Setup of quartz:
Design ALU_TOP, start of the top module:
module ALU_TOP #(parameter width = 16)(
    input [width - 1:0] A,
    input [width - 1:0] B,
    input [3:0] ALU_FUN,
    input clk,rst,
    output  [width - 1:0] Arith_OUT,
    output  Carry_OUT,
    output  Arith_Flag,
    output  [width - 1:0] Logic_OUT,
    output  Logic_Flag,
    output  [width - 1:0] CMP_OUT,
    output  CMP_Flag,
    output  [width - 1:0] Shift_OUT,
    output  Shift_Flag
    );
clock: 57.9 ns
lec_check: 0
cap_margin: 5
cell_pad_in_sites_global_placement: 0
core_aspect_ratio: 0.5
core_margin: 2
core_utilization: 55
cts_cluster_diameter: 179
cts_cluster_size: 33
place_density_lb_addon: 0.14
slew_margin: 20
tns_end_percent: 30
run.sh (not shown) runs the stock make flow with config.mk's settings and CLKGATE_MAP_FILE=.
quartz: all stages complete, timing, DRC and antenna checks passed
Input changes introduced in indigo (baseline for comparison: quartz):
- CORE_UTILIZATION now 66, was 55
- PLACE_DENSITY_LB_ADDON no longer set, was 0.14
- CTS_CLUSTER_DIAMETER now 31, was 179
- CORE_ASPECT_RATIO no longer set, was 0.5
- CTS_CLUSTER_SIZE no longer set, was 33
- CAP_MARGIN now 20, was 5
- SETUP_SLACK_MARGIN now -1.67, previously not set
- the clock period (ns, I/O delays scaled along) now 28.0, was 57.9
==> comparison <==
- indigo: flow complete, layout not clean; failing: negative setup slack
- The critical path startpoint comes out B[15] in one run and B[14] in the other, namely in quartz and indigo respectively.
- Delta (indigo minus quartz): clock share of power fell 0.7 points; wire length of the first global-routing pass picked up an extra about 22%.
- quartz → indigo: reported combinational group power has increased; total of plain and repair buffers excluding clock buffers has increased; portion of the layout cell area used by clock cells has decreased.
- indigo — synthesis-to-layout area growth 26 points higher, quartz as reference
Input-level comparison between onyx and indigo:
- removing CTS_CLUSTER_DIAMETER (formerly 31)
- changing CAP_MARGIN from 20 to 30
- changing SETUP_SLACK_MARGIN from -1.67 to -2.0
- changing CORE_UTILIZATION from 66 to 68
- changing the clock period (ns, I/O delays scaled along) from 28.0 to 28.3
## What came out
- onyx never completed; the flow aborted with a tool error in 5_1_grt.
- onyx -> indigo: chip area estimate from yosys synthesis flat
- Compared to indigo, onyx has number of gates resized after cts about 100% higher.
- Looking at effective utilization at floorplan across onyx and indigo, the one that comes out lower is indigo.
- Compared onyx against indigo; post-synthesis instance area within noise.
- Relative to indigo, the placed cell area measured on onyx has decreased slightly.
- Per the comparison of onyx with indigo, placer's final routability congestion estimate climbed 5.6%; die footprint down 750 um^2; core footprint -about 3.2%; overall die width dropped 2.3 um; standard-cell row count shows a reduction of 1.8%.
- Looking at post-CTS repair timing setup buffer count across onyx and indigo, the one that comes out higher is onyx.

* * *

run A:
The RTL this note starts from:
==> flow/design.v <==
`timescale 1ns / 1ps
module decoder(
    input [1:0] in,
    output reg [3:0] out
    );
    always @(*) begin
        case(in)
            2'b00: out = 4'b1000;
            2'b01: out = 4'b0100;
            2'b10: out = 4'b0010;
            2'b11: out = 4'b0001;
        endcase
    end
endmodule
`timescale 1ns / 1ps
module ARITHMATIC_UNIT #(parameter width = 16)(
    input [width - 1:0] A,
    input [width - 1:0] B,
    input [1:0] ALU_FUN,
    input clk,rst,
    input Arith_Enable,
    output reg [width - 1:0] Arith_OUT,
    output reg Carry_OUT,
    output reg Arith_Flag
    );
    always@(posedge clk or negedge rst) begin
        if (!rst) begin
            Arith_OUT <= 0;
            Arith_Flag <= 0;
            Carry_OUT <= 0;        
        end
        else if (Arith_Enable) begin
            Arith_OUT <= 0;
            Carry_OUT <= 0;
            Arith_Flag <= 1;
            case (ALU_FUN)
                2'b00:
                begin
                    {Carry_OUT,Arith_OUT} <= A+B;
                end
                2'b01:
                begin
                    {Carry_OUT,Arith_OUT} <= A-B;
                end
                2'b10:
                begin
                    {Carry_OUT,Arith_OUT} <= A*B;
                end                
                2'b11:
                begin
                    {Carry_OUT,Arith_OUT} <= (B == 0) ? {1'b0, {width{1'b1}}} : A/B;
                end                
            endcase
        end
        else begin
            Arith_OUT <= 0;
            Arith_Flag <= 0;
            Carry_OUT <= 0;            
        end
    end
endmodule
`timescale 1ns / 1ps
module Logic_Unit #(parameter width = 16)(
    input [width - 1:0] A,
    input [width - 1:0] B,
    input [1:0] ALU_FUN,
    input clk,rst,
    input Logic_Enable,
    output reg [width - 1:0] Logic_OUT,
    output reg Logic_Flag
    );
 always@(posedge clk or negedge rst) begin
        if (!rst) begin
            Logic_OUT <= 0;
            Logic_Flag <= 0;
        end
        else if (Logic_Enable) begin
            Logic_OUT <= 0;
            Logic_Flag <= 1;
            case (ALU_FUN)
                2'b00:
                begin
                    Logic_OUT <= A&B;
                end
                2'b01:
                begin
                    Logic_OUT <= A|B;
                end
                2'b10:
                begin
                    Logic_OUT <= ~(A&B);
                end                
                2'b11:
                begin
                    Logic_OUT <= ~(A|B);
                end                
            endcase
        end
        else begin
            Logic_OUT <= 0;
            Logic_Flag <= 0;
        end
    end
endmodule
`timescale 1ns / 1ps
module CMP_Unit #(parameter width = 16)(
    input [width - 1:0] A,
    input [width - 1:0] B,
    input [1:0] ALU_FUN,
    input clk,rst,
    input CMP_Enable,
    output reg [width - 1:0] CMP_OUT,
    output reg CMP_Flag
    );
always@(posedge clk or negedge rst) begin
        if (!rst) begin
            CMP_OUT <= 0;
            CMP_Flag <= 0;
        end
        else if (CMP_Enable) begin
            CMP_OUT <= 0;
            CMP_Flag <= 1;
            case (ALU_FUN)
                2'b00:
                begin
                    CMP_OUT <= 0;
                end
                2'b01:
                begin
                    CMP_OUT <= (A==B);
                end
                2'b10:
                begin
                    CMP_OUT <= (A>B)? 2:0;
                end                
                2'b11:
                begin
                    CMP_OUT <= (A<B)? 3:0;
                end                
            endcase
        end
        else begin
            CMP_OUT <= 0;
            CMP_Flag <= 0;
        end
    end
endmodule
`timescale 1ns / 1ps
module Shift_Unit #(parameter width = 16)(
    input [width - 1:0] A,
    input [width - 1:0] B,
    input [1:0] ALU_FUN,
    input clk,rst,
    input Shift_Enable,
    output reg [width - 1:0] Shift_OUT,
    output reg Shift_Flag
    );
always@(posedge clk or negedge rst) begin
        if (!rst) begin
            Shift_OUT <= 0;
            Shift_Flag <= 0;
        end
        else if (Shift_Enable) begin
            Shift_OUT <= 0;
            Shift_Flag <= 1;
            case (ALU_FUN)
                2'b00:
                begin
                    Shift_OUT <= A>>1;
                end
                2'b01:
                begin
                    Shift_OUT <= A<<1;
                end
                2'b10:
                begin
                    Shift_OUT <= B>>1;
                end                
                2'b11:
                begin
                    Shift_OUT <= B<<1;
                end                
            endcase
        end
        else begin
            Shift_OUT <= 0;
            Shift_Flag <= 0;
        end
    end
endmodule
`timescale 1ns / 1ps
module ALU_TOP #(parameter width = 16)(
    input [width - 1:0] A,
    input [width - 1:0] B,
    input [3:0] ALU_FUN,
    input clk,rst,
    output  [width - 1:0] Arith_OUT,
    output  Carry_OUT,
    output  Arith_Flag,
    output  [width - 1:0] Logic_OUT,
    output  Logic_Flag,
    output  [width - 1:0] CMP_OUT,
    output  CMP_Flag,
    output  [width - 1:0] Shift_OUT,
    output  Shift_Flag
    );
wire [3:0] enables;
decoder d0 (ALU_FUN[3:2],enables);
ARITHMATIC_UNIT #(width) d1 (A,B,ALU_FUN[1:0],clk,rst,enables[3],Arith_OUT,Carry_OUT,Arith_Flag);
Logic_Unit #(width) d2 (A,B,ALU_FUN[1:0],clk,rst,enables[2],Logic_OUT,Logic_Flag);
CMP_Unit #(width) d3 (A,B,ALU_FUN[1:0],clk,rst,enables[1],CMP_OUT,CMP_Flag);
Shift_Unit #(width) d4 (A,B,ALU_FUN[1:0],clk,rst,enables[0],Shift_OUT,Shift_Flag);
endmodule
make LEC_CHECK=0 CAP_MARGIN=5 CELL_PAD_IN_SITES_GLOBAL_PLACEMENT=0 CORE_MARGIN=2 CORE_UTILIZATION=55 CTS_CLUSTER_DIAMETER=309 CTS_CLUSTER_SIZE=98 PLACE_DENSITY=0.41 SLEW_MARGIN=20 TNS_END_PERCENT=30 finish   # period 57.9 ns
Run A | stages: all done | timing, DRC, antenna: all pass
--- input diff run A..run B ---
Settings: setting PLACE_DENSITY_LB_ADDON to 0.14 for the first time; setting GPL_TIMING_DRIVEN to 0 for the first time; changing CTS_CLUSTER_DIAMETER from 309 to 313; changing TNS_END_PERCENT from 30 to 80; changing SLEW_MARGIN from 20 to 10; removing CTS_CLUSTER_SIZE (formerly 98); changing CAP_MARGIN from 5 to 25; setting MIN_ROUTING_LAYER to met2 for the first time; removing PLACE_DENSITY (formerly 0.41); setting CELL_PAD_IN_SITES_DETAIL_PLACEMENT to 1 for the first time.
- Proportion of synthesized chip area in sequential cells delta (run A -> run B): insignificant
- | total half-perimeter wirelength after legalization and detailed placement | run B vs run A | 36% higher |
- On minimum setup slack after placement, run A beats run B.
- [compare] base=run A new=run B: area share of and-or/or-and cells after synthesis essentially unchanged; Yosys chip area essentially unchanged; count of input and output buffers dropped 1.
- Run B got as far as global routing, where a tool error ended the run.
- Changes observed in run B relative to run A: count of buffers added by post-CTS timing repair for setup was more or less identical, total placed cells including tap cells went up by about 3%.
--- input diff run B..run C ---
Settings: removing GPL_TIMING_DRIVEN (formerly 0); removing CELL_PAD_IN_SITES_GLOBAL_PLACEMENT (formerly 0); removing CTS_CLUSTER_DIAMETER (formerly 313); removing MIN_ROUTING_LAYER (formerly met2); changing SLEW_MARGIN from 10 to 20; removing PLACE_DENSITY_LB_ADDON (formerly 0.14); removing CELL_PAD_IN_SITES_DETAIL_PLACEMENT (formerly 1); removing TNS_END_PERCENT (formerly 80); changing CAP_MARGIN from 25 to 20; changing CORE_UTILIZATION from 55 to 20; changing the clock period (ns, I/O delays scaled along) from 57.9 to 32.5.
Run C did not stop at any stage, and its layout met the timing, design-rule and antenna checks. [run C] number of input and output port buffers inserted rose 1 relative to run B. Looking at post-detailed-placement half-perimeter wirelength, run C sits about 20% below run B. Run C: total placed instance area is about 10% higher than what run B reported. NOTE placer's final routability congestion estimate run B->run C decreased by more than 10%. As far as xor-xnor portion of the synthesized cell area goes, run C and run B are indistinguishable; the numbers are identical. Measured against each other, run C and run B differ in initial cell density of the core, the higher figure coming from run B. The horizontal die size of run C is higher than that of run B.
#### Input delta (run D over run C)
Settings: CORE_UTILIZATION now 61, was 20; SETUP_SLACK_MARGIN now 4.88, previously not set; the clock period (ns, I/O delays scaled along) now 18.1, was 32.5.
==> comparison <==
Measured against run C, the area of the placeable core of run D comes out at 0.32 times the reference value.
Cell count after placement shrinks by more than 10% when moving from run C to run D.
Re weighted congestion at the end of routability-driven global placement: run C and run D aren't equal, and the lower value belongs to run C.
Relative to run C, the buffers inserted during post-CTS setup optimization of run D is higher by 119.
Detailed placer's ending HPWL deteriorates in run D relative to run C.
Die size: run D vs run C down about 70%
Run D: it failed during global routing, and the tool reported GRT-0232.
Worst setup timing slack at the placement stage down 10.38 ns in run D wrt run C
Compared to run C, run D has horizontal die dimension 120 um lower.
Compared with run C, run D shows a higher instance area after placement.
Diff run C -> run D | row count | decrease of 43%
No activity file was given, so power comes from the tool's default toggle rates.
